## amber_mul
module amber_mul (
input                       i_clk,
input                       i_rst,           
input                       i_start,
input                       i_accumulate,    
input       [31:0]          i_a,             
input       [31:0]          i_b,             
input       [31:0]          i_c,             
output                      o_ready,
output                      o_done,
output      [31:0]          o_result,
output      [1:0]           o_flags          
);
export LEC_CHECK = 0
export CAP_MARGIN = 40
export CORE_MARGIN = 2
export CORE_UTILIZATION = 70
export CTS_CLUSTER_SIZE = 27
export HOLD_SLACK_MARGIN = 0.3
export PLACE_DENSITY = 0.6
export SETUP_SLACK_MARGIN = 1.02
export SLEW_MARGIN = 20
create_clock -name core_clock -period 3.93 [get_ports {i_clk}]
run.sh (not shown) runs the stock make flow with config.mk's settings and CLKGATE_MAP_FILE=.
The baseline never finished: it broke off in clock tree synthesis (4_1_cts).
Change:
- CAP_MARGIN: 40 -> 20
- CORE_UTILIZATION: 70 -> 57
- CTS_CLUSTER_SIZE: 27 -> 34
- HOLD_SLACK_MARGIN: 0.3 -> unset
- SETUP_SLACK_MARGIN: 1.02 -> unset
- clock period: 3.93 -> 2.71 ns (I/O delays scaled with it)
=>
- The changed run completed, yet does not pass: negative setup slack
- area after synthesis stays the same
- die area increases by 22%
- synthesized cell count is unchanged

---

Starting RTL as in the previous note.
clock: 5.0 ns
lec_check: 0
cap_margin: 20
core_margin: 2
core_utilization: 72
cts_cluster_diameter: 43
cts_cluster_size: 27
hold_slack_margin: -0.09
place_density: 0.6
setup_slack_margin: 1.02
slew_margin: 20
The starting point never finished: it broke off in 5_1_grt, error GRT-0232.
Next try:
==> flow/config.mk (replaced) <==
export PLATFORM = sky130hd
export DESIGN_NAME = amber_mul
export DESIGN_NICKNAME = amber_mul
export VERILOG_FILES = /design/flow/design.v
export SDC_FILE = /design/flow/constraint.sdc
export NUM_CORES = 4
export LEC_CHECK = 0
export CAP_MARGIN = 20
export CORE_ASPECT_RATIO = 1.31
export CORE_MARGIN = 7
export CORE_UTILIZATION = 40
export CTS_CLUSTER_DIAMETER = 318
export CTS_CLUSTER_SIZE = 49
export SLEW_MARGIN = 20
Effect: Now the flow passed the timing, design-rule and antenna checks. Die area rises by about 100%. Area after synthesis does not change. Synthesized cell count does not change.
Next try:
--- a/flow/config.mk
+++ b/flow/config.mk
@@ -9 +9,2 @@
-export CORE_ASPECT_RATIO = 1.31
+export CELL_PAD_IN_SITES_GLOBAL_PLACEMENT = 3
+export CORE_ASPECT_RATIO = 0.5
@@ -13,0 +15 @@
+export PLACE_DENSITY = 0.35
=> First-iteration DRC count rises by 20%; sequential share of layout area falls by 0.76 points; via count rises by 1.7%.
Next try:
--- a/flow/config.mk
+++ b/flow/config.mk
@@ -9,2 +9 @@
-export CELL_PAD_IN_SITES_GLOBAL_PLACEMENT = 3
-export CORE_ASPECT_RATIO = 0.5
+export CORE_ASPECT_RATIO = 1.31
@@ -12 +11 @@
-export CORE_UTILIZATION = 40
+export CORE_UTILIZATION = 56
@@ -15 +14 @@
-export PLACE_DENSITY = 0.35
+export PLACE_DENSITY = 0.41
@@ -16,0 +16 @@
+export TNS_END_PERCENT = 15
Power shrinks by a few percent.
Die area drops by a quarter to a third.
Non-clock buffer count is lower by 8.
Routed wire length goes down by roughly a tenth.
Area after synthesis is unchanged.
Hold slack is better by 0.0067 ns.
Next try:
==> flow/config.mk (replaced) <==
export PLATFORM = sky130hd
export DESIGN_NAME = amber_mul
export DESIGN_NICKNAME = amber_mul
export VERILOG_FILES = /design/flow/design.v
export SDC_FILE = /design/flow/constraint.sdc
export NUM_CORES = 4
export LEC_CHECK = 0
export CAP_MARGIN = 5
export CELL_PAD_IN_SITES_GLOBAL_PLACEMENT = 0
export CORE_ASPECT_RATIO = 1.09
export CORE_MARGIN = 2
export CORE_UTILIZATION = 17
export CTS_CLUSTER_DIAMETER = 59
export GPL_ROUTABILITY_DRIVEN = 0
export MAX_ROUTING_LAYER = met4
export SLEW_MARGIN = 20
- register-to-register slack hardly moves
- wire length goes up by 11%
- via count goes down by about 0.53%
- sequential share of layout area goes down by 1.8 points
- combinational power stays flat
- power goes up by 0.96%
- area after synthesis is unchanged
- design area goes up by about 5.5%
Next try:
--- a/flow/config.mk
+++ b/flow/config.mk
@@ -8,3 +8 @@
-export CAP_MARGIN = 5
-export CELL_PAD_IN_SITES_GLOBAL_PLACEMENT = 0
-export CORE_ASPECT_RATIO = 1.09
+export CAP_MARGIN = 40
@@ -12,2 +10 @@
-export CORE_UTILIZATION = 17
-export CTS_CLUSTER_DIAMETER = 59
+export CORE_UTILIZATION = 40
@@ -15 +11,0 @@
-export MAX_ROUTING_LAYER = met4
- The new run finished clean
- clock-buffer cell count grows by 1
- critical path depth does not change
- register-to-register slack gets better by 0.05 ns
- sequential share of layout area grows by 1.4 points
- combinational power stays flat
- worst setup slack gets better by 0.053 ns
- design area shrinks by a few percent
- via count shrinks slightly
- total power grows slightly

---

## cedar
amber_mul again, from the RTL that the note above started with.
## amber_mul
module amber_mul (
input                       i_clk,
input                       i_rst,           
input                       i_start,
input                       i_accumulate,    
input       [31:0]          i_a,             
input       [31:0]          i_b,             
input       [31:0]          i_c,             
output                      o_ready,
output                      o_done,
output      [31:0]          o_result,
output      [1:0]           o_flags          
);
Settings: LEC_CHECK=0, ABC_AREA=0, CAP_MARGIN=20, CORE_MARGIN=2, CORE_UTILIZATION=72, CTS_CLUSTER_SIZE=34, PLACE_DENSITY_LB_ADDON=0.0, SETUP_SLACK_MARGIN=1.58, SLEW_MARGIN=20; clock period 5.67 ns.
cedar: flow completed, timing, DRC and antenna clean
The following lists how birch was set up differently from cedar:
--- a/flow/config.mk
+++ b/flow/config.mk
@@ -6,10 +6,7 @@
 export NUM_CORES = 4
 export LEC_CHECK = 0
-export ABC_AREA = 0
 export CAP_MARGIN = 20
 export CORE_MARGIN = 2
-export CORE_UTILIZATION = 72
-export CTS_CLUSTER_SIZE = 34
-export PLACE_DENSITY_LB_ADDON = 0.0
-export SETUP_SLACK_MARGIN = 1.58
+export CORE_UTILIZATION = 66
+export PLACE_DENSITY = 0.6
 export SLEW_MARGIN = 20
==> flow/constraint.sdc <==
create_clock -name core_clock -period 4.07 [get_ports {i_clk}]
set_input_delay 0.8140 -clock core_clock [delete_from_list [all_inputs] [get_ports {i_clk}]]
set_output_delay 0.8140 -clock core_clock [all_outputs]
set_load 0.01 [all_outputs]
==> comparison <==
Although it ran to completion, birch produced a layout that fails the final checks because of negative setup slack.
Across both runs, final cell count was higher for birch than for cedar.
cedar leaves more setup margin than birch.
Diff cedar -> birch: power +1600 µW; total cell area reported by yosys after synthesis ~0 delta.
Power and IR drop assume default switching activity.
